## v16
==> flow/design.v (excerpt) <==
module maxfinder(clk, rst, start, x1, x2, x3, x4, eps, done, result);
input clk, start, rst;
input [4:0] x1, x2, x3, x4, eps;
output done;
output [4:0] result;
wire wen, wenep, sel, zer;
DataPath datapath(clk, rst, x1, x2, x3, x4, eps, wen, wenep, sel, zer, result);
controller con(clk, rst, start, zer, wen, wenep, sel, done);
endmodule
Size: about 1500 cells after synthesis, ~120 flip-flops, ~34 I/O pins, ~13000 um^2 of cells after synthesis.
export LEC_CHECK = 0
export ABC_AREA = 1
export CAP_MARGIN = 15
export CELL_PAD_IN_SITES_GLOBAL_PLACEMENT = 0
export CORE_ASPECT_RATIO = 0.92
export CORE_MARGIN = 2
export CORE_UTILIZATION = 72
export CTS_CLUSTER_DIAMETER = 48
export CTS_CLUSTER_SIZE = 14
export GPL_ROUTABILITY_DRIVEN = 1
export MAX_ROUTING_LAYER = met4
export MIN_ROUTING_LAYER = met1
export PLACE_DENSITY_LB_ADDON = 0.19
export SETUP_SLACK_MARGIN = 1.27
export SLEW_MARGIN = 20
export TNS_END_PERCENT = 10
create_clock -name core_clock -period 5.07 [get_ports {clk}]
run.sh (not shown) runs the stock make flow with config.mk's settings and CLKGATE_MAP_FILE=.
| v16 | all stages done | FAIL | setup timing |
Changes in v8 relative to v16:
# v16
export LEC_CHECK = 0
export ABC_AREA = 1
export CAP_MARGIN = 15
export CELL_PAD_IN_SITES_GLOBAL_PLACEMENT = 0
export CORE_ASPECT_RATIO = 0.92
export CORE_MARGIN = 2
export CORE_UTILIZATION = 72
export CTS_CLUSTER_DIAMETER = 48
export CTS_CLUSTER_SIZE = 14
export GPL_ROUTABILITY_DRIVEN = 1
export MAX_ROUTING_LAYER = met4
export MIN_ROUTING_LAYER = met1
export PLACE_DENSITY_LB_ADDON = 0.19
export SETUP_SLACK_MARGIN = 1.27
export SLEW_MARGIN = 20
export TNS_END_PERCENT = 10
create_clock -name core_clock -period 5.07 [get_ports {clk}]
# v8
export LEC_CHECK = 0
export ABC_AREA = 1
export CAP_MARGIN = 15
export CELL_PAD_IN_SITES_GLOBAL_PLACEMENT = 0
export CORE_ASPECT_RATIO = 1.75
export CORE_MARGIN = 2
export CORE_UTILIZATION = 71
export CTS_CLUSTER_DIAMETER = 48
export CTS_CLUSTER_SIZE = 80
export GPL_ROUTABILITY_DRIVEN = 1
export MAX_ROUTING_LAYER = met5
export MIN_ROUTING_LAYER = met1
export PLACE_DENSITY = 0.38
export SETUP_SLACK_MARGIN = 1.27
export SLEW_MARGIN = 20
export TNS_END_PERCENT = 10
create_clock -name core_clock -period 5.07 [get_ports {clk}]
Notes after the runs:
Final total power went down by a little under 10% going from v16 to v8.
Every stage of v8 finished as expected; the final checks, on the other hand, flagged setup timing, which means the layout fails.
Diff v16 -> v8: overall track demand over capacity in global routing shrank by 8.3 points; worst slack on hold paths held steady.
Cell area | v8 vs v16 | v8 larger
Input changes introduced in v35 (baseline for comparison: v8):
# v8
export LEC_CHECK = 0
export ABC_AREA = 1
export CAP_MARGIN = 15
export CELL_PAD_IN_SITES_GLOBAL_PLACEMENT = 0
export CORE_ASPECT_RATIO = 1.75
export CORE_MARGIN = 2
export CORE_UTILIZATION = 71
export CTS_CLUSTER_DIAMETER = 48
export CTS_CLUSTER_SIZE = 80
export GPL_ROUTABILITY_DRIVEN = 1
export MAX_ROUTING_LAYER = met5
export MIN_ROUTING_LAYER = met1
export PLACE_DENSITY = 0.38
export SETUP_SLACK_MARGIN = 1.27
export SLEW_MARGIN = 20
export TNS_END_PERCENT = 10
create_clock -name core_clock -period 5.07 [get_ports {clk}]
# v35
export LEC_CHECK = 0
export CAP_MARGIN = 20
export CORE_MARGIN = 2
export CORE_UTILIZATION = 40
export SLEW_MARGIN = 20
create_clock -name core_clock -period 9.0 [get_ports {clk}]
==> results <==
v35 reached the end of the flow, and the finished layout is clean on the timing, DRC and antenna checks.
Delta (v35 minus v8): die area up about 70%, via count of the first global-routing pass down 1563.
Going from v8 to v35, internal power of the cells fell about 60%, cell area has decreased.
Modified inputs, v40 compared to v35
# v35
export LEC_CHECK = 0
export CAP_MARGIN = 20
export CORE_MARGIN = 2
export CORE_UTILIZATION = 40
export SLEW_MARGIN = 20
create_clock -name core_clock -period 9.0 [get_ports {clk}]
# v40
export LEC_CHECK = 0
export CAP_MARGIN = 10
export CORE_MARGIN = 9
export CORE_UTILIZATION = 40
export CTS_CLUSTER_SIZE = 11
export GPL_TIMING_DRIVEN = 0
export MIN_ROUTING_LAYER = met2
export SLEW_MARGIN = 10
create_clock -name core_clock -period 9.0 [get_ports {clk}]
Notes after the runs:
Comparing proportion of cell area occupied by multi-input gates for v40 and v35, the smaller number came from v40.
Compared with v35, total power in v40 increased by a few percent.
Count of clock-buffer cells in the layout: v35 vs v40 identical
Lower wire length on met2 was reported by v35, not v40.
On worst path setup slack after routing: v40 sits below v35.
From v35 to v40 the numbers moved as follows: design area rose 1.0%; setup slack after placement fell 270 ps.
v40 ends up with a total detailed-routing wirelength that is 4400 um higher than in v35.
For clock-pin slew of the registers on the worst-case setup and hold paths, v35 and v40 come out practically identical.
What v37 does differently from v40 at the input level:
# v40
export LEC_CHECK = 0
export CAP_MARGIN = 10
export CORE_MARGIN = 9
export CORE_UTILIZATION = 40
export CTS_CLUSTER_SIZE = 11
export GPL_TIMING_DRIVEN = 0
export MIN_ROUTING_LAYER = met2
export SLEW_MARGIN = 10
create_clock -name core_clock -period 9.0 [get_ports {clk}]
# v37
export LEC_CHECK = 0
export CAP_MARGIN = 10
export CORE_MARGIN = 9
export CORE_UTILIZATION = 15
export CTS_CLUSTER_DIAMETER = 95
export CTS_CLUSTER_SIZE = 11
export GPL_TIMING_DRIVEN = 0
export MIN_ROUTING_LAYER = met1
export SLEW_MARGIN = 10
create_clock -name core_clock -period 9.0 [get_ports {clk}]
Notes after the runs:
Compared with v40, in v37 number of DRC markers after the initial detailed-route iteration lost 1315; sequential power barely changed. Relative to v40, the initial antenna violation count of v37 is higher by 2. Changes observed in v37 relative to v40: post-route clock skew decreased by 3.8 ps relative to the old numbers, setup slack of the critical path after layout increased by 190 ps relative to the old numbers. v37 vs v40: total wire length after detailed routing down by a few percent.
Power is estimated from default activity; no workload was simulated.
